==> flow/design.v <==
module enc_bundler(
	input wire 						bundling_features,
    input wire [617-1:0]	bits_to_bundle,
    output wire 					thresholded_bit
    );
	localparam integer ENCODING_BIT_THR = 6;
    logic [1:0] tree_add_lvl_0	[0:307];
    wire  [2:0] tree_add_lvl_1	[0:153];
    wire  [3:0] tree_add_lvl_2	[0:76];
    wire  [4:0] tree_add_lvl_3	[0:38];
    wire  [5:0] tree_add_lvl_4	[0:18];
    wire  [6:0] tree_add_lvl_5	[0:9];
    wire  [7:0] tree_add_lvl_6	[0:4];
    wire  [8:0] tree_add_lvl_7	[0:1];
    wire  [9:0] tree_add_lvl_8;
    wire  [9:0] accumulated_sum;
	always_comb begin
			for (int i = 0; i < 308; i++ ) begin
			  tree_add_lvl_0[i] = bits_to_bundle[2*i] + bits_to_bundle[(2*i)+1];
			end
	end
    for (genvar i = 0; i < 154; i++ ) begin
      assign tree_add_lvl_1[i] = tree_add_lvl_0[2*i] + tree_add_lvl_0[(2*i)+1];
    end
    for (genvar i = 0; i < 77; i++ ) begin
      assign tree_add_lvl_2[i] = tree_add_lvl_1[2*i] + tree_add_lvl_1[(2*i)+1];
    end
    for (genvar i = 0; i < 38; i++ ) begin
      assign tree_add_lvl_3[i] = tree_add_lvl_2[2*i] + tree_add_lvl_2[(2*i)+1];
    end
    assign tree_add_lvl_3[38] = tree_add_lvl_2[76] + bits_to_bundle[616];
    for (genvar i = 0; i < 19; i++ ) begin
      assign tree_add_lvl_4[i] = tree_add_lvl_3[2*i] + tree_add_lvl_3[(2*i)+1];
    end
    for (genvar i = 0; i < 9; i++ ) begin
      assign tree_add_lvl_5[i] = tree_add_lvl_4[2*i] + tree_add_lvl_4[(2*i)+1];
    end
    assign tree_add_lvl_5[9] = tree_add_lvl_4[18] + tree_add_lvl_3[38];
    for (genvar i = 0; i < 5; i++ ) begin
      assign tree_add_lvl_6[i] = tree_add_lvl_5[2*i] + tree_add_lvl_5[(2*i)+1];
    end
    for (genvar i = 0; i < 2; i++ ) begin
      assign tree_add_lvl_7[i] = tree_add_lvl_6[2*i] + tree_add_lvl_6[(2*i)+1];
    end
    assign tree_add_lvl_8 = tree_add_lvl_7[0] + tree_add_lvl_7[1];
    assign accumulated_sum = tree_add_lvl_8 + tree_add_lvl_6[4]; 
    assign thresholded_bit = (accumulated_sum > ENCODING_BIT_THR) ? 1'b1 : 1'b0;
endmodule  
module enc_bundler_top(
	input  wire 						clk,
	input  wire 						nrst,
	input  wire 						bundling_features,
	input  wire [617-1:0]	bits_to_bundle,
	output logic 						encoded_bit
	);
	wire thresholded_bit;
	enc_bundler ENC_BUNDLER(
		.bundling_features					(bundling_features),
		.bits_to_bundle						(bits_to_bundle),
		.thresholded_bit					(thresholded_bit)
	);
	always_ff @(posedge clk or negedge nrst) begin
		if (!nrst) begin
			encoded_bit <= 1'b0;
		end
		else if (bundling_features) begin
			encoded_bit <= thresholded_bit;
		end
		else begin
			encoded_bit <= encoded_bit;
		end
	end
endmodule
==> flow/run.sh <==
#!/bin/bash
# the make line also repeats each setting of config.mk as NAME=value (left out here)
make -C /OpenROAD-flow-scripts/flow DESIGN_CONFIG=/design/flow/config.mk WORK_HOME=/design/flow/orfs CLKGATE_MAP_FILE= finish
==> flow/config.mk <==
export PLATFORM = sky130hd
export DESIGN_NAME = enc_bundler_top
export DESIGN_NICKNAME = enc_bundler_top
export VERILOG_FILES = /design/flow/design.v
export SDC_FILE = /design/flow/constraint.sdc
export NUM_CORES = 4
export LEC_CHECK = 0
export CAP_MARGIN = 40
export CELL_PAD_IN_SITES_DETAIL_PLACEMENT = 1
export CELL_PAD_IN_SITES_GLOBAL_PLACEMENT = 3
export CORE_ASPECT_RATIO = 0.54
export CORE_MARGIN = 2
export CORE_UTILIZATION = 18
export CTS_CLUSTER_DIAMETER = 365
export CTS_CLUSTER_SIZE = 60
export GPL_ROUTABILITY_DRIVEN = 0
export GPL_TIMING_DRIVEN = 1
export MAX_ROUTING_LAYER = met4
export PLACE_DENSITY_LB_ADDON = 0.15
export SETUP_SLACK_MARGIN = 0.3
export SLEW_MARGIN = 30
export TNS_END_PERCENT = 95
==> flow/constraint.sdc <==
create_clock -name core_clock -period 12.9 [get_ports {clk}]
set_input_delay 2.5800 -clock core_clock [delete_from_list [all_inputs] [get_ports {clk}]]
set_output_delay 2.5800 -clock core_clock [all_outputs]
set_load 0.01 [all_outputs]
==> flow_metrics.tcl, run 1 <==
# implementation run metrics
set metrics [dict create \
    detail_route.iter0.violations 153 \
    endpoint_of_the_most_critical_register_to_register_path "encoded_bit$_DFFE_PN0P_" \
    layout-area-overhead-vs-synth_pct 46.3 \
    drc_errors 0 \
    cpLargestDelayFamily "adder cells" \
    cts_resized 0 \
    critical_path.endpoint_type "flip-flop" \
    port_buffers 620 \
    global_route_wire_length_before_repair_um 93700 \
    synth-cells-yosys 1661 \
    synth_chip_area_um2 16800 \
    drt-vias-per-instance 3.28 \
    grt_setup_unrepaired "no" \
    timing.clock.skew_ns 0 \
    netlist_instances 1661 \
    outcome "timing/DRC/antenna clean" \
    timing.setup.tns_ns 0 \
    muxShareOfSynthArea 0.000595 \
    topCellsByArea "fa_1 71%, inv_1 21%, ha_1 5.8%" \
    register_area_um2 25.0 \
    final_antenna_net_count 0 \
    routed_wire_length_per_instance_um 17.0 \
    clkSlewWorstSetupHoldPaths_ns 0 \
    whs_path_depth 2 \
    yosysMostFrequentCell "inv_1" \
    critPathMaxFanout 4 \
    total_global_routing_track_utilization 0.134 \
    start_kind "input port" \
    r2r_slack_ns 12.21 \
    drv.max_cap_violation_count 0 \
    fillCellCount 10626 \
    most_frequent_cells_after_synthesis "938 x inv_1, 599 x fa_1, 78 x ha_1" \
    ys_dominant_reg_cell "dfrtp_1" \
    worst_path_largest_cell_delay_ns 0.54 \
    post_cts.repair.setup_buffers 0 \
    finalHoldWorstSlack_ns 0.570 \
    grt_antenna_before_repair 8 \
    crit-reg2reg-launch "encoded_bit$_DFFE_PN0P_" \
    coreArea_um2 92600 \
    timing.critical_path.mode_cell "fa_1" \
    holdBufCountCts 0 \
    tightest_slew_ns 0.429 \
    synth-xor-area-share 0.000520 \
    die-area_um2 96100 \
    final-max-slew-violation-count 0 \
    worst_path_max_delay_cell "fa_1" \
    whs_endpoint "encoded_bit$_DFFE_PN0P_" \
    nNetsFinal 3580 \
    detailed_router_iteration_count_before_antenna_repair 4 \
    insertion_delay_ns 0 \
    synthesized_net_count 2958 \
    horizontal_die_size_um 420 \
    yosys.area.top_type_share 0.713 \
    fa_ha_area_frac 0.771 \
    period_minus_slack_ns 11.90 \
    synth_async_sr_flop_share 1.00 \
    yosys.area_share.simple 0.00714 \
    layout.area.comb_um2 13300 \
    initCoreUtil 0.182 \
    ys_ff 1 \
    synth_area_leader_cell "fa_1" \
    timing.final.setup_violations 0 \
    synth-edff-count 0 \
    hold_viol_final 0 \
    worst_ep_arrival_time_ns 11.76 \
    pin_count_of_the_biggest_net_entering_global_routing 7 \
    setup.worst_path.end "encoded_bit$_DFFE_PN0P_" \
    syn_area_per_cell_um2 10.1 \
    yosys-dominant-comb-family "adder cells" \
    path_class "input port to flip-flop" \
    place.detailed.hpwl_um 60800 \
    logic_depth_of_the_worst_path_buffers_included 30 \
    die.size.y_um 229 \
    warning_count 29 \
    num_rows 82 \
    timing.hold.worst.class "flip-flop to flip-flop" \
    post_synth_num_cell_types 34 \
    ys_warn_count 3 \
    reg2regPathDepth 2 \
    cp.buffers_inverters 10 \
    timing.critical_path.from "bits_to_bundle[263]" \
    worst_ep_required_time_ns 12.76 \
    first_global_vias 14924 \
    hold_path_startpoint "encoded_bit$_DFFE_PN0P_" \
    timing.final.crit_share 0.922 \
    synthesis.area_um2 16800 \
    fmax_mhz 84.1 \
    grt-ovfl-total 0 \
    vias_after_detailed_routing 11634 \
    synth-compound-area-share 0.0105 \
    detail_route.wirelength_um 60300 \
    synth_sequential_area_ratio 0.00149 \
    max-slew-margin-rel 0.710 \
    num_io_pins 621 \
]
-- per-layer routing --
layer  up-vias  GRT usage  share of wire
met5         -          -              0
li1       5422          -              -
met1      6019      0.195           0.49
met4         0          0        0.00068
met3         6     0.0117          0.034
met2       187      0.215           0.47
-- layout make-up --
class,instances,area share
Inverter,938,0.143
Multi-Input combinational cell,722,0.539
Tap cell,1260,0.0640
Timing Repair Buffer,620,0.252
Antenna cell,5,0.000508
Sequential cell,1,0.00102
-- per-stage QoR --
step | worst slack (ns) | instances | area [um2] | util
after floorplan | 1.97 | 1661 | 16800 | -
after global placement | 1.00 | 3541 | 24600 | 0.266
after detailed placement | 0.866 | 3541 | 24600 | 0.266
after CTS | 0.877 | 3541 | 24600 | 0.266
after global routing | 0.559 | 3546 | 24600 | 0.266
final | 1.00 | 3546 | 24600 | 0.266
==> inputs of run 2 (changes only) <==
ABC_AREA = 0   (was not set)
CAP_MARGIN = 20   (was 40)
CELL_PAD_IN_SITES_DETAIL_PLACEMENT = 2   (was 1)
CELL_PAD_IN_SITES_GLOBAL_PLACEMENT = 1   (was 3)
CORE_ASPECT_RATIO = 1.94   (was 0.54)
CORE_UTILIZATION = 55   (was 18)
CTS_CLUSTER_DIAMETER = 39   (was 365)
CTS_CLUSTER_SIZE = not set   (was 60)
GPL_TIMING_DRIVEN = not set   (was 1)
HOLD_SLACK_MARGIN = 0.17   (was not set)
MAX_ROUTING_LAYER = not set   (was met4)
PLACE_DENSITY_LB_ADDON = 0.29   (was 0.15)
SETUP_SLACK_MARGIN = -0.85   (was 0.3)
SLEW_MARGIN = 20   (was 30)
TNS_END_PERCENT = 60   (was 95)
clock period = 12.5 ns   (was 12.9 ns; I/O delays follow)
==> flow_metrics.tcl, run 2 <==
# yosys + openroad results
set metrics [dict create \
    syn_area_per_cell_um2 10.1 \
    post_synth_num_cell_types 34 \
    synthesized_net_count 2958 \
    fa_ha_area_frac 0.771 \
    synth-cells-yosys 1661 \
    num_rows 89 \
    outcome "stopped before the end" \
    port_buffers 620 \
    initCoreUtil 0.556 \
    synth_async_sr_flop_share 1.00 \
    synth_chip_area_um2 16800 \
    yosysMostFrequentCell "inv_1" \
    ys_warn_count 3 \
    most_frequent_cells_after_synthesis "938 x inv_1, 599 x fa_1, 78 x ha_1" \
    synth_area_leader_cell "fa_1" \
    first-error "Error: detail_place.tcl, 38 bad optional access" \
    synth-compound-area-share 0.0105 \
    synth-xor-area-share 0.000520 \
    ys_dominant_reg_cell "dfrtp_1" \
    coreArea_um2 30300 \
    haltStage "3_5_place_dp" \
    die.size.y_um 248 \
    netlist_instances 1661 \
    num_io_pins 621 \
    yosys.area.top_type_share 0.713 \
    horizontal_die_size_um 130 \
    synthesis.area_um2 16800 \
    muxShareOfSynthArea 0.000595 \
    topCellsByArea "fa_1 71%, inv_1 21%, ha_1 5.8%" \
    die-area_um2 32100 \
    ys_ff 1 \
    yosys-dominant-comb-family "adder cells" \
    synth-edff-count 0 \
    yosys.area_share.simple 0.00714 \
    synth_sequential_area_ratio 0.00149 \
]
-- run 2: stage by stage --
stage                   setup slack [ns]  hold WS (ns)  cells
after floorplan                     1.65         0.598   1661
after global placement             0.807         0.570   2690
==> inputs of run 3 (changes only) <==
ABC_AREA = not set   (was 0)
CELL_PAD_IN_SITES_DETAIL_PLACEMENT = not set   (was 2)
CELL_PAD_IN_SITES_GLOBAL_PLACEMENT = not set   (was 1)
CORE_ASPECT_RATIO = not set   (was 1.94)
CORE_UTILIZATION = 65   (was 55)
CTS_CLUSTER_DIAMETER = not set   (was 39)
CTS_CLUSTER_SIZE = 41   (was not set)
GPL_ROUTABILITY_DRIVEN = not set   (was 0)
HOLD_SLACK_MARGIN = not set   (was 0.17)
PLACE_DENSITY_LB_ADDON = not set   (was 0.29)
SETUP_SLACK_MARGIN = not set   (was -0.85)
TNS_END_PERCENT = not set   (was 60)
clock period = 10.9 ns   (was 12.5 ns; I/O delays follow)
==> flow_metrics.tcl, run 3 <==
# yosys + openroad results
set metrics [dict create \
    outcome "stopped before the end" \
    haltStage "3_2_place_iop" \
    first-error "[ERROR PPL-0024] Number of IO pins (621) exceeds maximum number of available positions (588). Increase the die perimeter from 659.62um to 844.56um." \
    initCoreUtil 0.664 \
    ys_ff 1 \
    yosys.area.top_type_share 0.713 \
    synthesis.area_um2 16800 \
    synth_async_sr_flop_share 1.00 \
    synth-xor-area-share 0.000520 \
    yosys-dominant-comb-family "adder cells" \
    die.size.y_um 165 \
    post_synth_num_cell_types 34 \
    synth_sequential_area_ratio 0.00149 \
    num_rows 58 \
    synth_chip_area_um2 16800 \
    synth-cells-yosys 1661 \
    synth-compound-area-share 0.0105 \
    syn_area_per_cell_um2 10.1 \
    fa_ha_area_frac 0.771 \
    yosysMostFrequentCell "inv_1" \
    muxShareOfSynthArea 0.000595 \
    ys_dominant_reg_cell "dfrtp_1" \
    topCellsByArea "fa_1 71%, inv_1 21%, ha_1 5.8%" \
    horizontal_die_size_um 165 \
    synthesized_net_count 2958 \
    yosys.area_share.simple 0.00714 \
    most_frequent_cells_after_synthesis "938 x inv_1, 599 x fa_1, 78 x ha_1" \
    die-area_um2 27200 \
    coreArea_um2 25300 \
    synth_area_leader_cell "fa_1" \
    synth-edff-count 0 \
    ys_warn_count 3 \
    netlist_instances 1661 \
]
==> inputs of run 4 (changes only) <==
ABC_AREA = 1   (was not set)
CELL_PAD_IN_SITES_GLOBAL_PLACEMENT = 0   (was not set)
CORE_ASPECT_RATIO = 0.54   (was not set)
CORE_UTILIZATION = 72   (was 65)
CTS_CLUSTER_DIAMETER = 222   (was not set)
CTS_CLUSTER_SIZE = not set   (was 41)
GPL_ROUTABILITY_DRIVEN = 1   (was not set)
GPL_TIMING_DRIVEN = 1   (was not set)
MAX_ROUTING_LAYER = met5   (was not set)
TNS_END_PERCENT = 60   (was not set)
clock period = 5.86 ns   (was 10.9 ns; I/O delays follow)
==> flow_metrics.tcl, run 4 <==
# yosys + openroad results
set metrics [dict create \
    outcome "stopped before the end" \
    haltStage "3_5_place_dp" \
    first-error "[ERROR DPL-0038] Utilization greater than 100%, impossible to legalize" \
    yosysMostFrequentCell "inv_1" \
    muxShareOfSynthArea 0 \
    synth_chip_area_um2 16900 \
    initCoreUtil 0.729 \
    yosys.area_share.simple 0.0177 \
    synth_area_leader_cell "fa_1" \
    yosys.area.top_type_share 0.709 \
    synth-edff-count 0 \
    num_rows 41 \
    ys_warn_count 3 \
    synth-compound-area-share 0.00385 \
    most_frequent_cells_after_synthesis "946 x inv_1, 599 x fa_1, 78 x ha_1" \
    die-area_um2 24800 \
    yosys-dominant-comb-family "adder cells" \
    synth_async_sr_flop_share 1.00 \
    netlist_instances 1696 \
    post_synth_num_cell_types 17 \
    synthesized_net_count 2993 \
    port_buffers 620 \
    topCellsByArea "fa_1 71%, inv_1 21%, ha_1 5.8%" \
    gp_routability_congestion 1.03 \
    synth_sequential_area_ratio 0.00148 \
    ys_dominant_reg_cell "dfrtp_1" \
    syn_area_per_cell_um2 9.97 \
    die.size.y_um 117 \
    synthesis.area_um2 16900 \
    fa_ha_area_frac 0.767 \
    num_io_pins 621 \
    synth-xor-area-share 0 \
    coreArea_um2 23200 \
    synth-cells-yosys 1696 \
    ys_ff 1 \
    horizontal_die_size_um 213 \
]
==> run 4: stage by stage <==
| stage | std cells | hold slack (ns) | worst slack, ns | TNS (ns) | cell area (um2) |
|---|---|---|---|---|---|
| after global placement | 2648 | 0.502 | -4.05 | -4.05 | 23600 |
| after floorplan | 1696 | 0.553 | -3.33 | -3.33 | 16900 |
==> inputs of run 5 (changes only) <==
ABC_AREA = not set   (was 1)
CAP_MARGIN = 25   (was 20)
CELL_PAD_IN_SITES_DETAIL_PLACEMENT = 1   (was not set)
CELL_PAD_IN_SITES_GLOBAL_PLACEMENT = 3   (was 0)
CORE_ASPECT_RATIO = not set   (was 0.54)
CORE_MARGIN = 9   (was 2)
CORE_UTILIZATION = 24   (was 72)
CTS_CLUSTER_DIAMETER = not set   (was 222)
GPL_ROUTABILITY_DRIVEN = 0   (was 1)
GPL_TIMING_DRIVEN = 0   (was 1)
MAX_ROUTING_LAYER = not set   (was met5)
PLACE_DENSITY_LB_ADDON = 0.17   (was not set)
SETUP_SLACK_MARGIN = 2.4   (was not set)
TNS_END_PERCENT = not set   (was 60)
clock period = 8.31 ns   (was 5.86 ns; I/O delays follow)
==> flow_metrics.tcl, run 5 <==
# implementation run metrics
set metrics [dict create \
    grt_antenna_before_repair 21 \
    endpoint_of_the_most_critical_register_to_register_path "encoded_bit$_DFFE_PN0P_" \
    synth-cells-yosys 1661 \
    post_synth_num_cell_types 34 \
    synth-edff-count 0 \
    coreArea_um2 69100 \
    die-area_um2 80000 \
    drc_errors 0 \
    synthesis.area_um2 16800 \
    worst_path_max_delay_cell "fa_1" \
    fa_ha_area_frac 0.771 \
    whs_path_depth 2 \
    timing.final.crit_share 1.31 \
    nNetsFinal 3582 \
    whs_endpoint "encoded_bit$_DFFE_PN0P_" \
    detail_route.wirelength_um 57100 \
    violations "setup timing" \
    reg2regPathDepth 2 \
    fin_ws_ns -2.61 \
    drv.max_cap_violation_count 0 \
    initCoreUtil 0.244 \
    hold_viol_final 0 \
    fillCellCount 7832 \
    first_global_vias 15288 \
    pin_count_of_the_biggest_net_entering_global_routing 7 \
    grt-ovfl-total 0 \
    final_antenna_net_count 0 \
    layout-area-overhead-vs-synth_pct 44.3 \
    final-max-slew-violation-count 0 \
    yosys-dominant-comb-family "adder cells" \
    fmax_mhz 91.6 \
    horizontal_die_size_um 283 \
    synth_async_sr_flop_share 1.00 \
    outcome "finished with violations" \
    clkSlewWorstSetupHoldPaths_ns 0 \
    r2r_slack_ns 7.48 \
    max-slew-margin-rel 0.768 \
    yosys.area_share.simple 0.00714 \
    synth-xor-area-share 0.000520 \
    timing.final.setup_violations 1 \
    hold_path_startpoint "encoded_bit$_DFFE_PN0P_" \
    num_rows 96 \
    syn_area_per_cell_um2 10.1 \
    setup.worst_path.end "encoded_bit$_DFFE_PN0P_" \
    start_kind "input port" \
    crit-reg2reg-launch "encoded_bit$_DFFE_PN0P_" \
    synth_sequential_area_ratio 0.00149 \
    placedInstanceArea_um2 24200 \
    ys_ff 1 \
    timing.critical_path.from "bits_to_bundle[455]" \
    ys_warn_count 3 \
    most_frequent_cells_after_synthesis "938 x inv_1, 599 x fa_1, 78 x ha_1" \
    die.size.y_um 283 \
    cp.buffers_inverters 12 \
    synth_chip_area_um2 16800 \
    routed_wire_length_per_instance_um 17.7 \
    num_io_pins 621 \
    fin_cells 3223 \
    ys_dominant_reg_cell "dfrtp_1" \
    muxShareOfSynthArea 0.000595 \
    synth_area_leader_cell "fa_1" \
    worst_path_largest_cell_delay_ns 0.54 \
    period_minus_slack_ns 10.92 \
    finalHoldWorstSlack_ns 0.719 \
    placed_cells_incl_taps 3212 \
    cpLargestDelayFamily "adder cells" \
    global_route_wire_length_before_repair_um 87500 \
    timing.clock.skew_ns 0 \
    synth-compound-area-share 0.0105 \
    synthesized_net_count 2958 \
    design_area_um2 24300 \
    critical_path.endpoint_type "flip-flop" \
    detail_route.iter0.violations 101 \
    netlist_instances 1661 \
    holdBufCountCts 0 \
    logic_depth_of_the_worst_path_buffers_included 32 \
    detailed_router_iteration_count_before_antenna_repair 4 \
    tightest_slew_ns 0.345 \
    drt-vias-per-instance 3.64 \
    critPathMaxFanout 4 \
    timing.critical_path.mode_cell "fa_1" \
    vias_after_detailed_routing 11730 \
    worst_ep_arrival_time_ns 10.74 \
    yosysMostFrequentCell "inv_1" \
    warning_count 32 \
    port_buffers 620 \
    total_global_routing_track_utilization 0.143 \
    grt_setup_unrepaired "yes" \
    place.detailed.hpwl_um 57800 \
    worst_ep_required_time_ns 8.14 \
    timing.hold.worst.class "flip-flop to flip-flop" \
    topCellsByArea "fa_1 71%, inv_1 21%, ha_1 5.8%" \
    yosys.area.top_type_share 0.713 \
    path_class "input port to flip-flop" \
    insertion_delay_ns 0 \
]
==> run 5: timing repair <==
item                                    in CTS  in global routing
pin swaps                                   20                 15
setup buffers                                2                  0
endpoints found under the setup margin       1                  1
gates resized                               12                  4
==> run 5: final cells by class <==
cell class	instances	area, um2	share of cell area
multi-input combinational	722	13300	0.549
timing repair buffer	622	6220	0.256
inverter	938	3520	0.145
tap	931	1160	0.0480
sequential	1	25.0	0.00103
antenna	9	22.5	0.000928
==> run 5: through the flow <==
| step | utilization | setup slack [ns] | TNS (ns) |
|---|---|---|---|
| 2_1_floorplan | - | -1.67 | -1.67 |
| 3_3_place_gp | 0.351 | -2.82 | -2.82 |
| 3_5_place_dp | 0.351 | -2.91 | -2.91 |
| 4_1_cts | 0.351 | -2.75 | -2.75 |
| 5_1_grt | 0.351 | -2.94 | -2.94 |
| 6_report | 0.352 | -2.61 | -2.61 |
==> run 5: layer usage <==
metal / part of all wire / GRT usage / up-vias
li1: - / - / 5429
met1: 0.38 / 0.170 / 5964
met2: 0.54 / 0.270 / 279
met3: 0.065 / 0.0328 / 32
met4: 0.0042 / 0.00882 / 26
met5: 0.0028 / 0 / -
==> inputs of run 6 (changes only) <==
CAP_MARGIN = 20   (was 25)
CELL_PAD_IN_SITES_DETAIL_PLACEMENT = not set   (was 1)
CELL_PAD_IN_SITES_GLOBAL_PLACEMENT = 1   (was 3)
CORE_ASPECT_RATIO = 2.0   (was not set)
CORE_MARGIN = 10   (was 9)
CORE_UTILIZATION = 45   (was 24)
CTS_CLUSTER_DIAMETER = 322   (was not set)
CTS_CLUSTER_SIZE = 70   (was not set)
GPL_ROUTABILITY_DRIVEN = 1   (was 0)
MAX_ROUTING_LAYER = met5   (was not set)
PLACE_DENSITY = 0.38   (was not set)
PLACE_DENSITY_LB_ADDON = not set   (was 0.17)
SETUP_SLACK_MARGIN = -1.15   (was 2.4)
TNS_END_PERCENT = 10   (was not set)
clock period = 12.5 ns   (was 8.31 ns; I/O delays follow)
==> flow_metrics.tcl, run 6 <==
# implementation run metrics
set metrics [dict create \
    outcome "timing/DRC/antenna clean" \
    ys_ff 1 \
    fillCellCount 3321 \
    layout-area-overhead-vs-synth_pct 40.5 \
    horizontal_die_size_um 157 \
    synth_area_leader_cell "fa_1" \
    timing.final.crit_share 0.960 \
    cpLargestDelayFamily "adder cells" \
    grt-ovfl-total 0 \
    place.detailed.hpwl_um 51200 \
    fmax_mhz 83.3 \
    hold_path_startpoint "encoded_bit$_DFFE_PN0P_" \
    synthesis.area_um2 16800 \
    placed_cells_incl_taps 2740 \
    detail_route.wirelength_um 50900 \
    critPathMaxFanout 4 \
    initCoreUtil 0.453 \
    drc_errors 0 \
    layout.area.comb_um2 13300 \
    ys_dominant_reg_cell "dfrtp_1" \
    gp_routability_congestion 0.857 \
    routed_wire_length_per_instance_um 18.5 \
    fa_ha_area_frac 0.771 \
    post_cts.repair.setup_buffers 0 \
    timing.hold.worst.class "flip-flop to flip-flop" \
    timing.setup.tns_ns 0 \
    max-slew-margin-rel 0.727 \
    r2r_slack_ns 11.73 \
    most_frequent_cells_after_synthesis "938 x inv_1, 599 x fa_1, 78 x ha_1" \
    total_global_routing_track_utilization 0.228 \
    yosysMostFrequentCell "inv_1" \
    critical_path.endpoint_type "flip-flop" \
    vias_after_detailed_routing 11807 \
    final_antenna_net_count 0 \
    period_minus_slack_ns 12.00 \
    worst_path_max_delay_cell "fa_1" \
    synth-compound-area-share 0.0105 \
    placedInstanceArea_um2 23600 \
    cp.buffers_inverters 12 \
    yosys-dominant-comb-family "adder cells" \
    syn_area_per_cell_um2 10.1 \
    synth_async_sr_flop_share 1.00 \
    worst_ep_arrival_time_ns 11.83 \
    drt-vias-per-instance 4.29 \
    finalHoldWorstSlack_ns 0.658 \
    post_synth_num_cell_types 34 \
    warning_count 31 \
    fin_cells 2752 \
    worst_path_largest_cell_delay_ns 0.54 \
    coreArea_um2 37200 \
    timing.critical_path.from "bits_to_bundle[455]" \
    register_area_um2 25.0 \
    timing.clock.skew_ns 0 \
    design_area_um2 23600 \
    drv.max_cap_violation_count 0 \
    crit-reg2reg-launch "encoded_bit$_DFFE_PN0P_" \
    synth-cells-yosys 1661 \
    synth-xor-area-share 0.000520 \
    whs_path_depth 2 \
    first_global_vias 14878 \
    synthesized_net_count 2958 \
    start_kind "input port" \
    yosys.area.top_type_share 0.713 \
    cts_resized 0 \
    timing.final.setup_violations 0 \
    detailed_router_iteration_count_before_antenna_repair 6 \
    muxShareOfSynthArea 0.000595 \
    pin_count_of_the_biggest_net_entering_global_routing 7 \
    timing.critical_path.mode_cell "fa_1" \
    topCellsByArea "fa_1 71%, inv_1 21%, ha_1 5.8%" \
    yosys.area_share.simple 0.00714 \
    synth_chip_area_um2 16800 \
    reg2regPathDepth 2 \
    synth_sequential_area_ratio 0.00149 \
    hold_viol_final 0 \
    nNetsFinal 3580 \
    die-area_um2 46000 \
    insertion_delay_ns 0 \
    clkSlewWorstSetupHoldPaths_ns 0 \
    synth-edff-count 0 \
    final_util 0.636 \
    final-max-slew-violation-count 0 \
    tightest_slew_ns 0.403 \
    endpoint_of_the_most_critical_register_to_register_path "encoded_bit$_DFFE_PN0P_" \
    worst_ep_required_time_ns 12.33 \
    global_route_wire_length_before_repair_um 78800 \
    whs_endpoint "encoded_bit$_DFFE_PN0P_" \
    grt_antenna_before_repair 22 \
    logic_depth_of_the_worst_path_buffers_included 32 \
    num_rows 100 \
    port_buffers 620 \
    ys_warn_count 3 \
    grt_setup_unrepaired "no" \
    die.size.y_um 293 \
    num_io_pins 621 \
    netlist_instances 1661 \
    detail_route.iter0.violations 149 \
    path_class "input port to flip-flop" \
    holdBufCountCts 0 \
    setup.worst_path.end "encoded_bit$_DFFE_PN0P_" \
]
run 6: metrics by stage:
stage	setup slack (ns)
CTS	0.426
global route	0.212
floorplan	1.65
global placement	0.526
finish	0.500
detailed placement	0.486
run 6: area by class of cell:
| type | count | area share |
|---|---|---|
| multi-input combinational | 722 | 0.562 |
| timing repair buffer | 620 | 0.263 |
| inverter | 938 | 0.149 |
| tap | 459 | 0.0243 |
| antenna | 12 | 0.00127 |
| sequential | 1 | 0.00106 |
run 6: routing by layer:
layer / routed length [um] / track usage
met1: 14200 / 0.209
met2: 31900 / 0.473
met3: 4000 / 0.0659
met4: 640 / 0.0310
met5: 156 / 0
==> inputs of run 7 (changes only) <==
CAP_MARGIN = 40   (was 20)
CELL_PAD_IN_SITES_GLOBAL_PLACEMENT = not set   (was 1)
CORE_ASPECT_RATIO = not set   (was 2.0)
CORE_MARGIN = 2   (was 10)
CORE_UTILIZATION = 58   (was 45)
CTS_CLUSTER_DIAMETER = 312   (was 322)
CTS_CLUSTER_SIZE = 79   (was 70)
GPL_ROUTABILITY_DRIVEN = not set   (was 1)
GPL_TIMING_DRIVEN = not set   (was 0)
HOLD_SLACK_MARGIN = 0.29   (was not set)
MAX_ROUTING_LAYER = not set   (was met5)
PLACE_DENSITY = not set   (was 0.38)
SETUP_SLACK_MARGIN = -0.45   (was -1.15)
TNS_END_PERCENT = not set   (was 10)
clock period = 6.53 ns   (was 12.5 ns; I/O delays follow)
==> flow_metrics.tcl, run 7 <==
# implementation run metrics
set metrics [dict create \
    ys_warn_count 3 \
    timing.hold.worst.class "flip-flop to flip-flop" \
    final-max-slew-violation-count 0 \
    whs_endpoint "encoded_bit$_DFFE_PN0P_" \
    cpLargestDelayFamily "adder cells" \
    synth-cells-yosys 1661 \
    pin_count_of_the_biggest_net_entering_global_routing 6 \
    synth_sequential_area_ratio 0.00149 \
    num_io_pins 621 \
    outcome "finished with violations" \
    synth_chip_area_um2 16800 \
    timing.final.setup_violations 1 \
    violations "setup timing" \
    num_rows 62 \
    synthesis.area_um2 16800 \
    ys_dominant_reg_cell "dfrtp_1" \
    whs_path_depth 2 \
    coreArea_um2 28600 \
    ys_ff 1 \
    synth-compound-area-share 0.0105 \
    muxShareOfSynthArea 0.000595 \
    warning_count 33 \
    grt_setup_unrepaired "yes" \
    gp_routability_congestion 0.950 \
    hold_path_startpoint "encoded_bit$_DFFE_PN0P_" \
    grt-ovfl-total 0 \
    setup.worst_path.end "encoded_bit$_DFFE_PN0P_" \
    placedInstanceArea_um2 23600 \
    start_kind "input port" \
    path_class "input port to flip-flop" \
    most_frequent_cells_after_synthesis "938 x inv_1, 599 x fa_1, 78 x ha_1" \
    holdBufCountCts 0 \
    yosys.area_share.simple 0.00714 \
    die-area_um2 30400 \
    insertion_delay_ns 0 \
    drv.max_cap_violation_count 0 \
    period_minus_slack_ns 10.38 \
    syn_area_per_cell_um2 10.1 \
    yosys.area.top_type_share 0.713 \
    reg2regPathDepth 2 \
    synth-edff-count 0 \
    max-slew-margin-rel 0.738 \
    port_buffers 620 \
    critPathMaxFanout 3 \
    clkSlewWorstSetupHoldPaths_ns 0 \
    crit-reg2reg-launch "encoded_bit$_DFFE_PN0P_" \
    timing.critical_path.mode_cell "fa_1" \
    final_antenna_net_count 0 \
    drc_errors 0 \
    final_util 0.827 \
    nNetsFinal 3592 \
    layout-area-overhead-vs-synth_pct 40.7 \
    detail_route.iter0.violations 229 \
    r2r_slack_ns 5.83 \
    tightest_slew_ns 0.387 \
    global_route_wire_length_before_repair_um 72700 \
    worst_path_largest_cell_delay_ns 0.60 \
    synth-xor-area-share 0.000520 \
    critical_path.endpoint_type "flip-flop" \
    timing.critical_path.from "bits_to_bundle[177]" \
    detail_route.wirelength_um 44900 \
    fa_ha_area_frac 0.771 \
    endpoint_of_the_most_critical_register_to_register_path "encoded_bit$_DFFE_PN0P_" \
    synth_area_leader_cell "fa_1" \
    fillCellCount 1759 \
    horizontal_die_size_um 174 \
    worst_ep_required_time_ns 6.39 \
    fmax_mhz 96.3 \
    grt_antenna_before_repair 25 \
    total_global_routing_track_utilization 0.315 \
    netlist_instances 1661 \
    timing.clock.skew_ns 0 \
    initCoreUtil 0.588 \
    routed_wire_length_per_instance_um 16.6 \
    synth_async_sr_flop_share 1.00 \
    logic_depth_of_the_worst_path_buffers_included 28 \
    design_area_um2 23700 \
    drt-vias-per-instance 4.43 \
    hold_viol_final 0 \
    place.detailed.hpwl_um 44500 \
    timing.final.crit_share 1.59 \
    topCellsByArea "fa_1 71%, inv_1 21%, ha_1 5.8%" \
    fin_ws_ns -3.85 \
    vias_after_detailed_routing 11946 \
    detailed_router_iteration_count_before_antenna_repair 4 \
    worst_ep_arrival_time_ns 10.24 \
    post_synth_num_cell_types 34 \
    die.size.y_um 174 \
    worst_path_max_delay_cell "fa_1" \
    synthesized_net_count 2958 \
    yosys-dominant-comb-family "adder cells" \
    cp.buffers_inverters 9 \
    yosysMostFrequentCell "inv_1" \
    first_global_vias 14557 \
]
[run 7: repair_timing]
action	4_1_cts	5_1_grt
hold endpoints to repair	0	0
setup buffers	0	1
endpoints found under the setup margin	1	1
gates resized	1	3
pin swaps	1	4
[run 7: final cells by class]
cell class / instances / area (um2) / share of cell area
Multi-Input combinational cell: 722 / 13300 / 0.562
Timing Repair Buffer: 632 / 6300 / 0.266
Inverter: 938 / 3520 / 0.149
Tap cell: 384 / 480 / 0.0203
Antenna cell: 22 / 55.1 / 0.00233
Sequential cell: 1 / 25.0 / 0.00106
[run 7: metrics by stage]
stage	TNS, ns	hold WS (ns)	setup slack [ns]	cells
2_1_floorplan	-3.09	0.598	-3.09	1661
3_3_place_gp	-3.82	0.575	-3.82	2676
3_5_place_dp	-3.90	0.572	-3.90	2676
4_1_cts	-3.88	0.576	-3.88	2676
5_1_grt	-4.23	0.617	-4.23	2694
6_report	-3.85	0.580	-3.85	2699
[run 7: per-layer routing]
metal / vias to the layer above / wire length, um / track usage
li1: 5465 / - / -
met3: 96 / 3140 / 0.0663
met4: 8 / 1880 / 0.112
met1: 5991 / 14700 / 0.353
met2: 386 / 25100 / 0.591
met5: - / 52 / 0
==> inputs of run 8 (changes only) <==
ABC_AREA = 1   (was not set)
CORE_ASPECT_RATIO = 0.5   (was not set)
CORE_UTILIZATION = 68   (was 58)
CTS_CLUSTER_DIAMETER = 371   (was 312)
CTS_CLUSTER_SIZE = 99   (was 79)
HOLD_SLACK_MARGIN = not set   (was 0.29)
PLACE_DENSITY = 0.82   (was not set)
SETUP_SLACK_MARGIN = 3.33   (was -0.45)
TNS_END_PERCENT = 20   (was not set)
clock period = 11.4 ns   (was 6.53 ns; I/O delays follow)
==> flow_metrics.tcl, run 8 <==
# yosys + openroad results
set metrics [dict create \
    muxShareOfSynthArea 0 \
    synth_async_sr_flop_share 1.00 \
    first-error "[ERROR DPL-0033] detailed placement checks failed during check placement." \
    num_io_pins 621 \
    synth-edff-count 0 \
    synth_sequential_area_ratio 0.00148 \
    syn_area_per_cell_um2 9.97 \
    num_rows 40 \
    topCellsByArea "fa_1 71%, inv_1 21%, ha_1 5.8%" \
    haltStage "4_1_cts" \
    synth-cells-yosys 1696 \
    synthesis.area_um2 16900 \
    gp_routability_congestion 0.914 \
    ys_ff 1 \
    coreArea_um2 24200 \
    initCoreUtil 0.698 \
    horizontal_die_size_um 227 \
    synth_area_leader_cell "fa_1" \
    synthesized_net_count 2993 \
    synth-compound-area-share 0.00385 \
    netlist_instances 1696 \
    yosys.area.top_type_share 0.709 \
    yosys-dominant-comb-family "adder cells" \
    post_synth_num_cell_types 17 \
    port_buffers 620 \
    ys_dominant_reg_cell "dfrtp_1" \
    most_frequent_cells_after_synthesis "946 x inv_1, 599 x fa_1, 78 x ha_1" \
    synth-xor-area-share 0 \
    place.detailed.hpwl_um 59600 \
    die.size.y_um 116 \
    ys_warn_count 3 \
    yosysMostFrequentCell "inv_1" \
    outcome "stopped before the end" \
    fa_ha_area_frac 0.767 \
    synth_chip_area_um2 16900 \
    die-area_um2 26200 \
    yosys.area_share.simple 0.0177 \
]
run 8: per-stage QoR:
step | hold slack [ns] | worst slack (ns) | util | cells | instance area, um2
after detailed placement | 0.530 | -0.148 | 0.972 | 2652 | 23500
after global placement | 0.504 | 0.350 | 0.972 | 2652 | 23500
after floorplan | 0.553 | 1.10 | - | 1696 | 16900
==> inputs of run 9 (changes only) <==
ABC_AREA = not set   (was 1)
CAP_MARGIN = 20   (was 40)
CELL_PAD_IN_SITES_GLOBAL_PLACEMENT = 0   (was not set)
CORE_ASPECT_RATIO = 0.54   (was 0.5)
CORE_UTILIZATION = 65   (was 68)
CTS_CLUSTER_DIAMETER = 224   (was 371)
CTS_CLUSTER_SIZE = 80   (was 99)
GPL_ROUTABILITY_DRIVEN = 0   (was not set)
GPL_TIMING_DRIVEN = 1   (was not set)
MAX_ROUTING_LAYER = met5   (was not set)
PLACE_DENSITY = 0.6   (was 0.82)
SETUP_SLACK_MARGIN = 0.3   (was 3.33)
SLEW_MARGIN = 25   (was 20)
TNS_END_PERCENT = 5   (was 20)
clock period = 11.1 ns   (was 11.4 ns; I/O delays follow)
==> flow_metrics.tcl, run 9 <==
# implementation run metrics
set metrics [dict create \
    timing.critical_path.mode_cell "fa_1" \
    insertion_delay_ns 0 \
    placedInstanceArea_um2 23500 \
    place.detailed.hpwl_um 50800 \
    num_io_pins 621 \
    total_global_routing_track_utilization 0.406 \
    vias_after_detailed_routing 13206 \
    met2RoutedLength_um 28600 \
    met3RoutedLength_um 4990 \
    num_rows 43 \
    design_area_um2 23600 \
    post_cts.repair.setup_buffers 0 \
    holdBufCountCts 0 \
    crit-reg2reg-launch "encoded_bit$_DFFE_PN0P_" \
    detail_route.iter0.violations 747 \
    tightest_slew_ns 0.432 \
    worst_path_largest_cell_delay_ns 0.59 \
    synthesized_net_count 2958 \
    cp.buffers_inverters 10 \
    violations "setup timing" \
    critical_path.endpoint_type "flip-flop" \
    timing.final.crit_share 1.06 \
    top_layer "met5" \
    nNetsFinal 3584 \
    endpoint_of_the_most_critical_register_to_register_path "encoded_bit$_DFFE_PN0P_" \
    die.size.y_um 122 \
    most_frequent_cells_after_synthesis "938 x inv_1, 599 x fa_1, 78 x ha_1" \
    ys_dominant_reg_cell "dfrtp_1" \
    synth-edff-count 0 \
    grt_setup_unrepaired "yes" \
    timing.hold.worst.class "flip-flop to flip-flop" \
    drt-vias-per-instance 5.00 \
    whs_endpoint "encoded_bit$_DFFE_PN0P_" \
    ys_warn_count 3 \
    synth-compound-area-share 0.0105 \
    start_kind "input port" \
    horizontal_die_size_um 223 \
    worst_path_max_delay_cell "fa_1" \
    drc_errors 0 \
    r2r_slack_ns 10.37 \
    synth-xor-area-share 0.000520 \
    synth-cells-yosys 1661 \
    detailed_router_iteration_count_before_antenna_repair 5 \
    setup.worst_path.end "encoded_bit$_DFFE_PN0P_" \
    yosys-dominant-comb-family "adder cells" \
    port_buffers 620 \
    coreArea_um2 25600 \
    warning_count 33 \
    final-max-slew-violation-count 0 \
    fin_ws_ns -0.616 \
    synthesis.area_um2 16800 \
    ys_ff 1 \
    muxShareOfSynthArea 0.000595 \
    hold_path_startpoint "encoded_bit$_DFFE_PN0P_" \
    hold_viol_final 0 \
    grt_antenna_before_repair 18 \
    finalHoldWorstSlack_ns 0.615 \
    timing.critical_path.from "bits_to_bundle[293]" \
    yosys.area.top_type_share 0.713 \
    drv.max_cap_violation_count 0 \
    routedLengthMet1_um 18000 \
    layout-area-overhead-vs-synth_pct 40.1 \
    fmax_mhz 85.4 \
    synth_sequential_area_ratio 0.00149 \
    clkSlewWorstSetupHoldPaths_ns 0 \
    outcome "finished with violations" \
    first_global_vias 15919 \
    whs_path_depth 2 \
    synth_async_sr_flop_share 1.00 \
    logic_depth_of_the_worst_path_buffers_included 29 \
    netlist_instances 1661 \
    reg2regPathDepth 2 \
    final_util 0.922 \
    pin_count_of_the_biggest_net_entering_global_routing 7 \
    critPathMaxFanout 3 \
    global_route_wire_length_before_repair_um 81100 \
    final_antenna_net_count 0 \
    timing.clock.skew_ns 0 \
    fa_ha_area_frac 0.771 \
    grt-ovfl-total 0 \
    topCellsByArea "fa_1 71%, inv_1 21%, ha_1 5.8%" \
    post_synth_num_cell_types 34 \
    worst_ep_arrival_time_ns 11.56 \
    worst_ep_required_time_ns 10.94 \
    detail_route.wirelength_um 56200 \
    cpLargestDelayFamily "adder cells" \
    synth_area_leader_cell "fa_1" \
    yosysMostFrequentCell "inv_1" \
    max-slew-margin-rel 0.712 \
    yosys.area_share.simple 0.00714 \
    routed_wire_length_per_instance_um 21.3 \
    die-area_um2 27300 \
    period_minus_slack_ns 11.72 \
    synth_chip_area_um2 16800 \
    initCoreUtil 0.659 \
    syn_area_per_cell_um2 10.1 \
    path_class "input port to flip-flop" \
    timing.final.setup_violations 1 \
]
run 9: what timing repair did:
item,CTS,global route
gates resized,7,5
pin swaps,16,3
endpoints found under the setup margin,1,1
run 9: routing by layer:
layer,GRT usage,vias up
li1,-,5444
met1,0.471,6626
met2,0.715,832
met3,0.0929,302
met4,0.229,2
met5,0,-
run 9: stage by stage:
stage	instances	setup WS, ns	TNS (ns)
5_1_grt	2638	-0.873	-0.873
4_1_cts	2622	-0.431	-0.431
3_3_place_gp	2622	-0.206	-0.206
2_1_floorplan	1661	0.527	0
3_5_place_dp	2622	-0.583	-0.583
6_report	2639	-0.616	-0.616
run 9: layout make-up:
| class | count | area, um2 |
|---|---|---|
| flip-flops and latches | 1 | 25.0 |
| well taps | 337 | 422 |
| multi-input cells | 722 | 13300 |
| repair buffers | 624 | 6240 |
| fillers | 924 | 1980 |
| inverters | 938 | 3520 |
| diodes | 17 | 42.5 |
==> inputs of run 10 (changes only) <==
CORE_UTILIZATION = 71   (was 65)
PLACE_DENSITY = not set   (was 0.6)
PLACE_DENSITY_LB_ADDON = 0.01   (was not set)
clock period = 12.4 ns   (was 11.1 ns; I/O delays follow)
==> flow_metrics.tcl, run 10 <==
# yosys + openroad results
set metrics [dict create \
    outcome "stopped before the end" \
    haltStage "3_5_place_dp" \
    first-error "[ERROR DPL-0038] Utilization greater than 100%, impossible to legalize" \
    ys_warn_count 3 \
    syn_area_per_cell_um2 10.1 \
    yosysMostFrequentCell "inv_1" \
    ys_dominant_reg_cell "dfrtp_1" \
    synthesis.area_um2 16800 \
    horizontal_die_size_um 214 \
    fa_ha_area_frac 0.771 \
    num_rows 41 \
    synth_async_sr_flop_share 1.00 \
    synth_area_leader_cell "fa_1" \
    die-area_um2 25000 \
    netlist_instances 1661 \
    initCoreUtil 0.723 \
    synth-edff-count 0 \
    muxShareOfSynthArea 0.000595 \
    yosys-dominant-comb-family "adder cells" \
    synth-xor-area-share 0.000520 \
    coreArea_um2 23300 \
    most_frequent_cells_after_synthesis "938 x inv_1, 599 x fa_1, 78 x ha_1" \
    ys_ff 1 \
    num_io_pins 621 \
    post_synth_num_cell_types 34 \
    synthesized_net_count 2958 \
    synth_sequential_area_ratio 0.00149 \
    yosys.area.top_type_share 0.713 \
    yosys.area_share.simple 0.00714 \
    topCellsByArea "fa_1 71%, inv_1 21%, ha_1 5.8%" \
    port_buffers 620 \
    synth-compound-area-share 0.0105 \
    synth-cells-yosys 1661 \
    synth_chip_area_um2 16800 \
    die.size.y_um 117 \
]
[run 10: per-stage QoR]
step,hold WS (ns),instance area [um2],setup slack (ns),instances
after floorplan,0.598,16800,1.57,1661
after global placement,0.556,23400,0.837,2603
==> inputs of run 11 (changes only) <==
ABC_AREA = 1   (was not set)
CELL_PAD_IN_SITES_GLOBAL_PLACEMENT = not set   (was 0)
CORE_ASPECT_RATIO = 0.5   (was 0.54)
CORE_UTILIZATION = 72   (was 71)
CTS_CLUSTER_DIAMETER = 352   (was 224)
CTS_CLUSTER_SIZE = 99   (was 80)
GPL_ROUTABILITY_DRIVEN = not set   (was 0)
GPL_TIMING_DRIVEN = not set   (was 1)
HOLD_SLACK_MARGIN = 0.24   (was not set)
MAX_ROUTING_LAYER = not set   (was met5)
PLACE_DENSITY = 0.6   (was not set)
PLACE_DENSITY_LB_ADDON = not set   (was 0.01)
SETUP_SLACK_MARGIN = 0.97   (was 0.3)
SLEW_MARGIN = 40   (was 25)
TNS_END_PERCENT = not set   (was 5)
clock period = 3.29 ns   (was 12.4 ns; I/O delays follow)
==> flow_metrics.tcl, run 11 <==
# yosys + openroad results
set metrics [dict create \
    most_frequent_cells_after_synthesis "946 x inv_1, 599 x fa_1, 78 x ha_1" \
    synth_sequential_area_ratio 0.00148 \
    synth_async_sr_flop_share 1.00 \
    synth_chip_area_um2 16900 \
    synth-xor-area-share 0 \
    yosysMostFrequentCell "inv_1" \
    num_io_pins 621 \
    synth-compound-area-share 0.00385 \
    synth_area_leader_cell "fa_1" \
    synthesized_net_count 2993 \
    yosys-dominant-comb-family "adder cells" \
    yosys.area.top_type_share 0.709 \
    port_buffers 620 \
    die.size.y_um 112 \
    syn_area_per_cell_um2 9.97 \
    netlist_instances 1696 \
    first-error "[ERROR DPL-0038] Utilization greater than 100%, impossible to legalize" \
    gp_routability_congestion 1.04 \
    muxShareOfSynthArea 0 \
    synth-edff-count 0 \
    haltStage "3_5_place_dp" \
    ys_warn_count 3 \
    fa_ha_area_frac 0.767 \
    topCellsByArea "fa_1 71%, inv_1 21%, ha_1 5.8%" \
    die-area_um2 24800 \
    outcome "stopped before the end" \
    ys_ff 1 \
    num_rows 39 \
    yosys.area_share.simple 0.0177 \
    ys_dominant_reg_cell "dfrtp_1" \
    initCoreUtil 0.738 \
    synthesis.area_um2 16900 \
    synth-cells-yosys 1696 \
    horizontal_die_size_um 221 \
    coreArea_um2 22900 \
    post_synth_num_cell_types 17 \
]
run 11: through the flow:
step           cells  area, um2  hold slack [ns]
2_1_floorplan   1696      16900            0.362
3_3_place_gp    2630      23600            0.508
